## cpu
module cpu(
    input clk,
    input reset,
    output [7:0] imem_addr,
    input [18:0] imem_data,
    output [7:0] dmem_addr,
    output [18:0] dmem_wdata,
    output dmem_we,
    input [18:0] dmem_rdata,
    output rf_we,
    output [2:0] rf_waddr,
    output [18:0] rf_wdata
);
Size: roughly 350 flip-flops, ~33000 um2 of cells after synthesis.
Settings: LEC_CHECK=0, ABC_AREA=1, CAP_MARGIN=20, CORE_MARGIN=2, CORE_UTILIZATION=71, CTS_CLUSTER_DIAMETER=276, CTS_CLUSTER_SIZE=34, GPL_ROUTABILITY_DRIVEN=1, MAX_ROUTING_LAYER=met5, PLACE_DENSITY=0.65, SETUP_SLACK_MARGIN=-2.0, SLEW_MARGIN=30, TNS_END_PERCENT=5; clock period 33.0 ns.
run.sh (not shown) runs the stock make flow with config.mk's settings and CLKGATE_MAP_FILE=.
The first run ended with an error in global routing (5_1_grt).
Rerun with:
ABC_AREA = unset   (was 1)
CORE_UTILIZATION = 58   (was 71)
CTS_CLUSTER_DIAMETER = unset   (was 276)
CTS_CLUSTER_SIZE = unset   (was 34)
GPL_ROUTABILITY_DRIVEN = unset   (was 1)
MAX_ROUTING_LAYER = unset   (was met5)
PLACE_DENSITY = unset   (was 0.65)
SETUP_SLACK_MARGIN = unset   (was -2.0)
SLEW_MARGIN = 20   (was 30)
TNS_END_PERCENT = unset   (was 5)
clock period = 20.6 ns   (was 33.0 ns; I/O delays follow)
After rerunning: The new run finished but fails on negative setup slack. Die area climbs by a quarter to a third. Area after synthesis goes up by a few percent. Synthesized cell count goes down by a few percent.


cpu again, from the RTL that the note above started with.
==> flow/design.v (excerpt) <==
module cpu(
    input clk,
    input reset,
    output [7:0] imem_addr,
    input [18:0] imem_data,
    output [7:0] dmem_addr,
    output [18:0] dmem_wdata,
    output dmem_we,
    input [18:0] dmem_rdata,
    output rf_we,
    output [2:0] rf_waddr,
    output [18:0] rf_wdata
);
==> flow/config.mk <==
export PLATFORM = sky130hd
export DESIGN_NAME = cpu
export DESIGN_NICKNAME = cpu
export VERILOG_FILES = /design/flow/design.v
export SDC_FILE = /design/flow/constraint.sdc
export NUM_CORES = 4
export LEC_CHECK = 0
export ABC_AREA = 1
export CAP_MARGIN = 20
export CELL_PAD_IN_SITES_DETAIL_PLACEMENT = 1
export CELL_PAD_IN_SITES_GLOBAL_PLACEMENT = 1
export CORE_MARGIN = 2
export CORE_UTILIZATION = 40
export MAX_ROUTING_LAYER = met4
export SLEW_MARGIN = 20
==> flow/constraint.sdc <==
create_clock -name core_clock -period 38.0 [get_ports {clk}]
set_input_delay 7.6000 -clock core_clock [delete_from_list [all_inputs] [get_ports {clk}]]
set_output_delay 7.6000 -clock core_clock [all_outputs]
set_load 0.01 [all_outputs]
Next try:
==> flow/config.mk (replaced) <==
export PLATFORM = sky130hd
export DESIGN_NAME = cpu
export DESIGN_NICKNAME = cpu
export VERILOG_FILES = /design/flow/design.v
export SDC_FILE = /design/flow/constraint.sdc
export NUM_CORES = 4
export LEC_CHECK = 0
export CAP_MARGIN = 20
export CORE_ASPECT_RATIO = 0.97
export CORE_MARGIN = 2
export CORE_UTILIZATION = 56
export CTS_CLUSTER_DIAMETER = 350
export CTS_CLUSTER_SIZE = 46
export GPL_ROUTABILITY_DRIVEN = 0
export GPL_TIMING_DRIVEN = 0
export MIN_ROUTING_LAYER = met2
export PLACE_DENSITY = 0.71
export SLEW_MARGIN = 30
With this change the flow ended with an error in global routing, error GRT-0116; area after synthesis came out higher by a few percent; die area came out lower by a quarter to a third; synthesized cell count came out lower by a few percent.
Next try:
==> flow/config.mk (replaced) <==
export PLATFORM = sky130hd
export DESIGN_NAME = cpu
export DESIGN_NICKNAME = cpu
export VERILOG_FILES = /design/flow/design.v
export SDC_FILE = /design/flow/constraint.sdc
export NUM_CORES = 4
export LEC_CHECK = 0
export ABC_AREA = 1
export CAP_MARGIN = 20
export CORE_MARGIN = 2
export CORE_UTILIZATION = 62
export SLEW_MARGIN = 20
==> flow/constraint.sdc (replaced) <==
create_clock -name core_clock -period 40.0 [get_ports {clk}]
set_input_delay 8.0000 -clock core_clock [delete_from_list [all_inputs] [get_ports {clk}]]
set_output_delay 8.0000 -clock core_clock [all_outputs]
set_load 0.01 [all_outputs]
Outcome: With this change the flow finished clean. Area after synthesis falls by 2.4%. Die size falls by 12%. Synthesized cell count rises by 5.8%.
Next try:
--- a/flow/config.mk
+++ b/flow/config.mk
@@ -9,4 +9,6 @@
 export CAP_MARGIN = 20
 export CORE_MARGIN = 2
-export CORE_UTILIZATION = 62
+export CORE_UTILIZATION = 65
+export CTS_CLUSTER_DIAMETER = 342
+export SETUP_SLACK_MARGIN = -2.0
 export SLEW_MARGIN = 20
==> flow/constraint.sdc (replaced) <==
create_clock -name core_clock -period 30.9 [get_ports {clk}]
set_input_delay 6.1800 -clock core_clock [delete_from_list [all_inputs] [get_ports {clk}]]
set_output_delay 6.1800 -clock core_clock [all_outputs]
set_load 0.01 [all_outputs]
=> This time the run finished but failed the layout checks on max-capacitance violations, max-slew violations, negative setup slack. Non-clock buffer count grows by 677. Cell area grows by 15%. Synthesized area is unchanged. Clock-buffer cell count shrinks by 16. Sequential share of layout area shrinks by 2.9 points. Die size shrinks by 4.5%. Worst setup slack is worse by 13 ns. Final cell count grows by 12%. Hold slack barely changes. Critical path depth shrinks by 8.


Setup of run 1:
Starting RTL as in the previous note.
==> flow/config.mk <==
export PLATFORM = sky130hd
export DESIGN_NAME = cpu
export DESIGN_NICKNAME = cpu
export VERILOG_FILES = /design/flow/design.v
export SDC_FILE = /design/flow/constraint.sdc
export NUM_CORES = 4
export LEC_CHECK = 0
export CAP_MARGIN = 30
export CORE_ASPECT_RATIO = 0.62
export CORE_MARGIN = 2
export CORE_UTILIZATION = 58
export CTS_CLUSTER_DIAMETER = 58
export CTS_CLUSTER_SIZE = 56
export GPL_ROUTABILITY_DRIVEN = 1
export MAX_ROUTING_LAYER = met5
export PLACE_DENSITY_LB_ADDON = 0.17
export SETUP_SLACK_MARGIN = 5.0
export SLEW_MARGIN = 30
export TNS_END_PERCENT = 35
==> flow/constraint.sdc <==
create_clock -name core_clock -period 63.1 [get_ports {clk}]
set_input_delay 12.6200 -clock core_clock [delete_from_list [all_inputs] [get_ports {clk}]]
set_output_delay 12.6200 -clock core_clock [all_outputs]
set_load 0.01 [all_outputs]
### run 1 -> run 2
Settings: MAX_ROUTING_LAYER removed (was met5); CORE_ASPECT_RATIO removed (was 0.62); CAP_MARGIN changed from 30 to 20; CTS_CLUSTER_SIZE removed (was 56); CORE_UTILIZATION changed from 58 to 40; GPL_ROUTABILITY_DRIVEN removed (was 1); TNS_END_PERCENT removed (was 35); CTS_CLUSTER_DIAMETER removed (was 58); SETUP_SLACK_MARGIN removed (was 5.0); SLEW_MARGIN changed from 30 to 20; PLACE_DENSITY_LB_ADDON removed (was 0.17); the clock period (ns, I/O delays scaled along) changed from 63.1 to 37.0.
Comparing non-clock buffer count for run 2 and run 1, the bigger number came from run 2. Global routing's busiest layer: met1 -> run 1, met2 -> run 2. The maximum clock frequency of run 2 exceeds that of run 1 by about 33%. The fraction of the cycle the final worst path needs number comes out higher for run 2 vs run 1. Going from run 1 to run 2, the final cell count was found to have gone up by 568. Floorplan check, run 2 vs run 1: die outline larger in run 2. In the flow results for run 2 and run 1, the worst-case reg-to-reg path depth is larger on run 2. Compared with run 1, run 2 shows a count of H-tree levels built during CTS that is 1 higher. Clock-buffer cell count: run 2 vs run 1 up 35. Run 2 ends up with a worst hold slack that is 0.024 ns lower than in run 1.
Modified inputs, run 3 compared to run 2
Settings: putting CTS_CLUSTER_SIZE at 63 where nothing was set; putting PLACE_DENSITY at 0.67 where nothing was set; swapping 40 for 72 in CORE_UTILIZATION; putting SETUP_SLACK_MARGIN at 4.21 where nothing was set; swapping 37.0 for 16.8 in the clock period (ns, I/O delays scaled along).
## What came out
Going from run 2 to run 3, setup slack at placement shrinks by 18.64 ns. Horizontal die dimension: run 3 vs run 2 down about 25%. As the logs show, run 3 stopped at global routing after a tool error, so it never reached the end of the flow. Die area, run 3 and run 2: larger value in run 2. Diff run 2..run 3 | area fraction in xor and xnor cells | unchanged. In run 3, the placed cell area came out about 10% above the value in run 2.
Inputs modified between run 3 and run 4:
Settings: CTS_CLUSTER_SIZE no longer set, was 63; CORE_UTILIZATION now 40, was 72; SETUP_SLACK_MARGIN now 5.0, was 4.21; PLACE_DENSITY no longer set, was 0.67; the clock period (ns, I/O delays scaled along) now 37.0, was 16.8.
==> comparison <==
The final reports for run 4 and run 3 show count of instances resized after the clock tree is built lower in the former.
Overall die area ended up 0.038 mm2 higher on run 4 than on run 3.
Delta(vertical extent of the die, run 4 - run 3) > 0
Run 4 closes out successfully: all stages finished, all timing, DRC and antenna checks passed.
Run 4 vs run 3: effective utilization at floorplan down
Between run 3 and run 4, horizontal extent of the die increased.
Worst setup slack after placement for run 4: 19.34 ns up relative to run 3


## oak
Starting RTL as in the previous note.
// cpu
module cpu(
    input clk,
    input reset,
    output [7:0] imem_addr,
    input [18:0] imem_data,
    output [7:0] dmem_addr,
    output [18:0] dmem_wdata,
    output dmem_we,
    input [18:0] dmem_rdata,
    output rf_we,
    output [2:0] rf_waddr,
    output [18:0] rf_wdata
);
make LEC_CHECK=0 ABC_AREA=1 CAP_MARGIN=20 CORE_MARGIN=2 CORE_UTILIZATION=71 CTS_CLUSTER_DIAMETER=276 CTS_CLUSTER_SIZE=34 GPL_ROUTABILITY_DRIVEN=1 HOLD_SLACK_MARGIN=0.29 MAX_ROUTING_LAYER=met5 PLACE_DENSITY=0.65 SETUP_SLACK_MARGIN=-2.0 SLEW_MARGIN=30 TNS_END_PERCENT=35 finish   # period 33.0 ns
Status: oak FAILED at global routing (tool error)
Input-level comparison between pine and oak:
# oak
export LEC_CHECK = 0
export ABC_AREA = 1
export CAP_MARGIN = 20
export CORE_MARGIN = 2
export CORE_UTILIZATION = 71
export CTS_CLUSTER_DIAMETER = 276
export CTS_CLUSTER_SIZE = 34
export GPL_ROUTABILITY_DRIVEN = 1
export HOLD_SLACK_MARGIN = 0.29
export MAX_ROUTING_LAYER = met5
export PLACE_DENSITY = 0.65
export SETUP_SLACK_MARGIN = -2.0
export SLEW_MARGIN = 30
export TNS_END_PERCENT = 35
create_clock -name core_clock -period 33.0 [get_ports {clk}]
# pine
export LEC_CHECK = 0
export CAP_MARGIN = 30
export CORE_MARGIN = 2
export CORE_UTILIZATION = 58
export CTS_CLUSTER_DIAMETER = 58
export GPL_ROUTABILITY_DRIVEN = 1
export HOLD_SLACK_MARGIN = -0.03
export MAX_ROUTING_LAYER = met5
export PLACE_DENSITY_LB_ADDON = 0.17
export SETUP_SLACK_MARGIN = 5.0
export SLEW_MARGIN = 30
export TNS_END_PERCENT = 35
create_clock -name core_clock -period 63.1 [get_ports {clk}]
### Flow results
In summary, pine completed successfully, with a layout that passed the timing, DRC and antenna checks.
oak never completed; the flow aborted with a tool error in global routing.
pine vs oak, mean area per synthesized cell went up by about 8%.
Deepest level of the CTS H-tree in pine vs oak: up 1
Going from oak to pine, effective utilization at floorplan now sits lower, synthesized instance count fell 5.5%, final estimated routing congestion in global placement decreased by 0.49% relative to the old numbers.
Compared with oak, pine shows a higher fraction of the mapped netlist area in compound gates.
Count of distinct cell types in the synthesized netlist in pine vs oak: up 32%
For birch, these inputs were changed with respect to pine:
# pine
export LEC_CHECK = 0
export CAP_MARGIN = 30
export CORE_MARGIN = 2
export CORE_UTILIZATION = 58
export CTS_CLUSTER_DIAMETER = 58
export GPL_ROUTABILITY_DRIVEN = 1
export HOLD_SLACK_MARGIN = -0.03
export MAX_ROUTING_LAYER = met5
export PLACE_DENSITY_LB_ADDON = 0.17
export SETUP_SLACK_MARGIN = 5.0
export SLEW_MARGIN = 30
export TNS_END_PERCENT = 35
create_clock -name core_clock -period 63.1 [get_ports {clk}]
# birch
export LEC_CHECK = 0
export ABC_AREA = 1
export CAP_MARGIN = 20
export CORE_MARGIN = 2
export CORE_UTILIZATION = 56
export CTS_CLUSTER_DIAMETER = 241
export SLEW_MARGIN = 20
create_clock -name core_clock -period 28.0 [get_ports {clk}]
Results
- Finished, but not clean: birch, with negative setup slack.
- [birch] worst-case clock skew fell 0.027 ns relative to pine
- The met1 track demand over resource of birch falls short of that of pine by 4.4 points.
- Against pine, birch reports a time the worst path needs with I/O delays and setup that is lower.
- Min distinct cell type count after synthesis across birch and pine: birch
### birch -> maple
# birch
export LEC_CHECK = 0
export ABC_AREA = 1
export CAP_MARGIN = 20
export CORE_MARGIN = 2
export CORE_UTILIZATION = 56
export CTS_CLUSTER_DIAMETER = 241
export SLEW_MARGIN = 20
create_clock -name core_clock -period 28.0 [get_ports {clk}]
# maple
export LEC_CHECK = 0
export ABC_AREA = 1
export CAP_MARGIN = 20
export CORE_MARGIN = 2
export CORE_UTILIZATION = 72
export CTS_CLUSTER_DIAMETER = 399
export CTS_CLUSTER_SIZE = 96
export PLACE_DENSITY = 0.41
export SLEW_MARGIN = 20
create_clock -name core_clock -period 17.9 [get_ports {clk}]
Results
maple: it failed during global routing, and the tool reported GRT-0116.
Min height of the die across birch and maple: maple
Between maple and birch, it is maple whose final RePlAce weighted congestion is higher, by 1.9%.
On die size, maple does better than birch.
Relative to birch, the instance area at placement measured on maple has decreased slightly.
Compared birch against maple; flop and latch count out of synthesis within noise.


run A:
cpu again, from the RTL that the note above started with.
==> flow/config.mk <==
export PLATFORM = sky130hd
export DESIGN_NAME = cpu
export DESIGN_NICKNAME = cpu
export VERILOG_FILES = /design/flow/design.v
export SDC_FILE = /design/flow/constraint.sdc
export NUM_CORES = 4
export LEC_CHECK = 0
export ABC_AREA = 1
export CAP_MARGIN = 20
export CORE_MARGIN = 2
export CORE_UTILIZATION = 72
export CTS_CLUSTER_DIAMETER = 241
export CTS_CLUSTER_SIZE = 38
export SETUP_SLACK_MARGIN = 5.0
export SLEW_MARGIN = 20
export TNS_END_PERCENT = 5
==> flow/constraint.sdc <==
create_clock -name core_clock -period 20.6 [get_ports {clk}]
set_input_delay 4.1200 -clock core_clock [delete_from_list [all_inputs] [get_ports {clk}]]
set_output_delay 4.1200 -clock core_clock [all_outputs]
set_load 0.01 [all_outputs]
Run A did not make it past global routing, where a tool error ended it.
### run A -> run B
- a deleted TNS_END_PERCENT that had been 5
- an added PLACE_DENSITY of 0.66
- a change of SETUP_SLACK_MARGIN from 5.0 to -2.0
- a deleted CTS_CLUSTER_SIZE that had been 38
- a deleted CTS_CLUSTER_DIAMETER that had been 241
- a change of the clock period (ns, I/O delays scaled along) from 20.6 to 29.6
Notes after the runs:
Run B | ERROR | global routing. Number of nets produced by synthesis: run B vs run A identical. Adder-cell share of the synthesized area delta (run A -> run B): insignificant. Diff run A..run B | proportion of synthesized chip area in sequential cells | unchanged. Run B vs run A, detailed placement HPWL went down by 1.4%.
[inputs] run C vs run B
- changing CAP_MARGIN from 20 to 15
- removing ABC_AREA (formerly 1)
- changing CORE_UTILIZATION from 72 to 66
- removing PLACE_DENSITY (formerly 0.66)
- changing the clock period (ns, I/O delays scaled along) from 29.6 to 34.5
[summary]
What the final checks of run C revealed, after a flow that finished every stage, was a layout that fails on setup timing.
Sequential element share of the synthesized area: run C < run B
Run C gives less number of cells upsized or downsized after cts than run B did.
Run C against run B: cell area after synthesis moved up; post-synthesis instance total went down by 241; total clock buffers created by CTS moved up.
Run B and run C ended up with roughly the same share of the synthesized netlist area taken by xor and xnor gates.
Taking run B as the reference, in run C post-synthesis share of cell area spent on and-or and or-and gates went up by 4.2 points, die size went up by about 12%, site row count went up by about 5%.
--- input diff run C..run D ---
- CTS_CLUSTER_SIZE newly set to 10
- SETUP_SLACK_MARGIN removed (was -2.0)
- CAP_MARGIN changed from 15 to 20
- GPL_TIMING_DRIVEN newly set to 0
- CORE_UTILIZATION changed from 66 to 56
- PLACE_DENSITY newly set to 0.71
- the clock period (ns, I/O delays scaled along) changed from 34.5 to 38.0
Notes after the runs:
Looking at detailed-route wire length, run D sits 0.46% above run C.
Fmax (higher): run C
Status run C: flow complete, layout not clean - setup timing
Every stage of run D finished as expected; the final checks, on the other hand, flagged setup timing, which means the layout fails.
Higher detail-routed net length per standard cell was reported by run D, not run C.
Diff run C and run D: post-layout period usage of the worst path lower in run D
